Setup of run 1:
// axi_s_to_fifos
module axi_s_to_fifos #(
    parameter integer FIFO_DEPTH = 32,
    parameter integer C_DATA_WIDTH = 32
)(
    input  logic                     clk,
    input  logic                     nrst,
    input  logic [31:0]  awaddr,
    input  logic [3:0]               awprot,
    input  logic                     awvalid,
    output logic                     awready,
    input  logic [C_DATA_WIDTH-1:0]  wdata,
    input  logic [C_DATA_WIDTH/8-1:0] wstrb,
    input  logic                     wvalid,
    output logic                     wready,
    output logic [1:0]               bresp,
    output logic                     bvalid,
    input  logic                     bready,
    input  logic [31:0]  araddr,
    input  logic [3:0]               arprot,
    input  logic                     arvalid,
    output logic                     arready,
    output logic [C_DATA_WIDTH-1:0]  rdata,
    output logic [1:0]               rresp,
    output logic                     rvalid,
    input  logic                     rready,
    input logic [C_DATA_WIDTH-1:0]  fifo_wdata,
    output logic                    fifo_full,
    output logic                    fifo_almost_full,
    input logic                     fifo_wena,
    output logic [C_DATA_WIDTH-1:0] fifo_rdata,
    output logic                    fifo_empty,
    output logic                    fifo_almost_empty,
    input logic                     fifo_rena
);
Size in the first run: ~13000 cells after synthesis, roughly 2200 flip-flops, ~230 I/O pins, roughly 100000 sq um of cells after synthesis.
clock: 7.05 ns
lec_check: 0
abc_area: 1
cap_margin: 20
cell_pad_in_sites_global_placement: 0
core_margin: 2
core_utilization: 70
cts_cluster_diameter: 226
hold_slack_margin: 0.29
place_density_lb_addon: 0.0
slew_margin: 20
run.sh (not shown) runs the stock make flow with config.mk's settings and CLKGATE_MAP_FILE=.
Modified inputs, run 2 compared to run 1
- CTS_CLUSTER_DIAMETER: 226 -> unset
- CORE_UTILIZATION: 70 -> 66
- HOLD_SLACK_MARGIN: 0.29 -> unset
- PLACE_DENSITY_LB_ADDON: 0.0 -> unset
- CELL_PAD_IN_SITES_GLOBAL_PLACEMENT: 0 -> unset
- ABC_AREA: 1 -> unset
- the clock period (ns, I/O delays scaled along): 7.05 -> 4.03
## What came out
- In run 2 the implementation ran to completion but is not tape-out ready, as the final checks report negative setup slack.
- Per the comparison of run 2 with run 1, data required time of the worst path now smaller; clock power share went up; sequential cell area now sits at about the same level; routed wire length increased by 35000 um relative to the old numbers; leakage power figure decreased by 1.2% relative to the old numbers.
- Run 2 against run 1: layout overhead on the synthesized area grew by 8.2 points; setup slack shrank by 0.90 ns.
Setup changes, run 2 to run 3
- CORE_UTILIZATION changed from 66 to 24
- the clock period (ns, I/O delays scaled along) changed from 4.03 to 10.4
==> comparison <==
~same number of port buffers in run 2 and run 3. The synthesis-to-layout area growth in run 3 was lower than what run 2 gave. Run 3 against run 2: global placer's final weighted congestion shrank by 12%; global-route usage fell by 30 points. Of run 2 and run 3, the higher post-route clock period utilization belongs to run 2. Number of filler cells placed in the layout, run 3 vs run 2: up by more than 100%. Re post-layout instance count excluding filler cells: run 2 and run 3 aren't equal, and the lower value belongs to run 2. Total power, run 2 and run 3: larger value in run 2. In the floorplan summary, run 3 is listed with a die area greater than that of run 2. Run 3 finished every step from synthesis to the final layout, and the layout passed the timing, design-rule and antenna checks. STATUS run=run 2 STAGES=ALL_DONE FINAL_CHECKS=FAILED CAUSE=negative setup slack.
What run 4 does differently from run 3 at the input level:
- a change of CORE_UTILIZATION from 24 to 71
- a change of CAP_MARGIN from 20 to 5
- an added SETUP_SLACK_MARGIN of 0.59
- an added MAX_ROUTING_LAYER of met4
- an added ABC_AREA of 1
- a change of the clock period (ns, I/O delays scaled along) from 10.4 to 6.4
==> results <==
Pin count of the biggest net entering global routing sits lower in run 4 than in run 3. Run 4 vs run 3, last element of the critical path: fifo_rdata[19] vs fifo_rdata[25]. Number of logic gates in run 4 is 99% higher than in run 3. Run 4 vs run 3 — static leakage power rose 3.0 nW. Sort run 4 and run 3 by least setup slack across all paths after layout, ascending, and run 4 comes first. Xor/xnor share of the synthesized area of run 4 is on par with run 3. Taking run 4 as 1.0, run 3 lands at 0.885 on count of placed standard cells in the final layout, fillers left out. Summary of run 4 over run 3: layout overhead on the synthesized area has decreased, inverter count of the layout excluding clock inverters has increased, global router's overall resource usage has increased.

== run A ==
axi_s_to_fifos again, from the RTL that the note above started with.
==> flow/config.mk <==
export PLATFORM = sky130hd
export DESIGN_NAME = axi_s_to_fifos
export DESIGN_NICKNAME = axi_s_to_fifos
export VERILOG_FILES = /design/flow/design.v
export SDC_FILE = /design/flow/constraint.sdc
export NUM_CORES = 4
export LEC_CHECK = 0
export CAP_MARGIN = 15
export CELL_PAD_IN_SITES_GLOBAL_PLACEMENT = 0
export CORE_ASPECT_RATIO = 0.72
export CORE_MARGIN = 2
export CORE_UTILIZATION = 72
export CTS_CLUSTER_DIAMETER = 344
export CTS_CLUSTER_SIZE = 15
export PLACE_DENSITY_LB_ADDON = 0.04
export SETUP_SLACK_MARGIN = 0.48
export SLEW_MARGIN = 20
export TNS_END_PERCENT = 75
==> flow/constraint.sdc <==
create_clock -name core_clock -period 4.03 [get_ports {clk}]
set_input_delay 0.8060 -clock core_clock [delete_from_list [all_inputs] [get_ports {clk}]]
set_output_delay 0.8060 -clock core_clock [all_outputs]
set_load 0.01 [all_outputs]
Run A finished every stage; the final checks, however, were not passed, the failures being setup timing.
diff inputs: run A => run B
==> flow/config.mk <==
export PLATFORM = sky130hd
export DESIGN_NAME = axi_s_to_fifos
export DESIGN_NICKNAME = axi_s_to_fifos
export VERILOG_FILES = /design/flow/design.v
export SDC_FILE = /design/flow/constraint.sdc
export NUM_CORES = 4
export LEC_CHECK = 0
export CAP_MARGIN = 20
export CORE_MARGIN = 2
export CORE_UTILIZATION = 40
export SLEW_MARGIN = 20
==> flow/constraint.sdc <==
create_clock -name core_clock -period 7.26 [get_ports {clk}]
set_input_delay 1.4520 -clock core_clock [delete_from_list [all_inputs] [get_ports {clk}]]
set_output_delay 1.4520 -clock core_clock [all_outputs]
set_load 0.01 [all_outputs]
Notes after the runs:
Total DRC errors in the routed layout: run A vs run B identical. The met1 capacity usage during global routing number comes out higher for run A vs run B. Final total power (run B / run A): 0.58. Sequential share of layout area (run B over run A): increase, 0.68 points. Setup slack of the most critical reg-to-reg path delta (run B − run A): favourable. Run A has higher detailed-router iteration count before antenna repair than run B. Per the final summary, run B finished and its layout is clean on timing, DRC and antenna. In the metrics for run A and run B, the one carrying the lower share of total power in the clock network is run A. Post-detailed-route via-to-cell ratio ends up higher on run A. A busiest layer in global routing of met1 is what run A shows, while met2 belongs to run B.
### run B -> run C
--- a/flow/config.mk
+++ b/flow/config.mk
@@ -6,6 +6,10 @@
 export NUM_CORES = 4
 export LEC_CHECK = 0
+export ABC_AREA = 1
 export CAP_MARGIN = 20
+export CORE_ASPECT_RATIO = 1.33
 export CORE_MARGIN = 2
-export CORE_UTILIZATION = 40
+export CORE_UTILIZATION = 53
+export CTS_CLUSTER_SIZE = 28
+export HOLD_SLACK_MARGIN = 0.14
 export SLEW_MARGIN = 20
==> flow/constraint.sdc <==
create_clock -name core_clock -period 8.0 [get_ports {clk}]
set_input_delay 1.6000 -clock core_clock [delete_from_list [all_inputs] [get_ports {clk}]]
set_output_delay 1.6000 -clock core_clock [all_outputs]
set_load 0.01 [all_outputs]
==> results <==
Run C was carried through to the last stage, and its layout satisfied the timing, design-rule and antenna checks.
Max total number of nets in the final design across run B and run C: run C
Post-synthesis instance area (run C vs. run B) increases by a few percent
Run C has clock power below what run B had.
For run C, the worst hold path class was register to register, unlike run B, where it was input port to async pin.
Power is estimated from default activity; no workload was simulated.
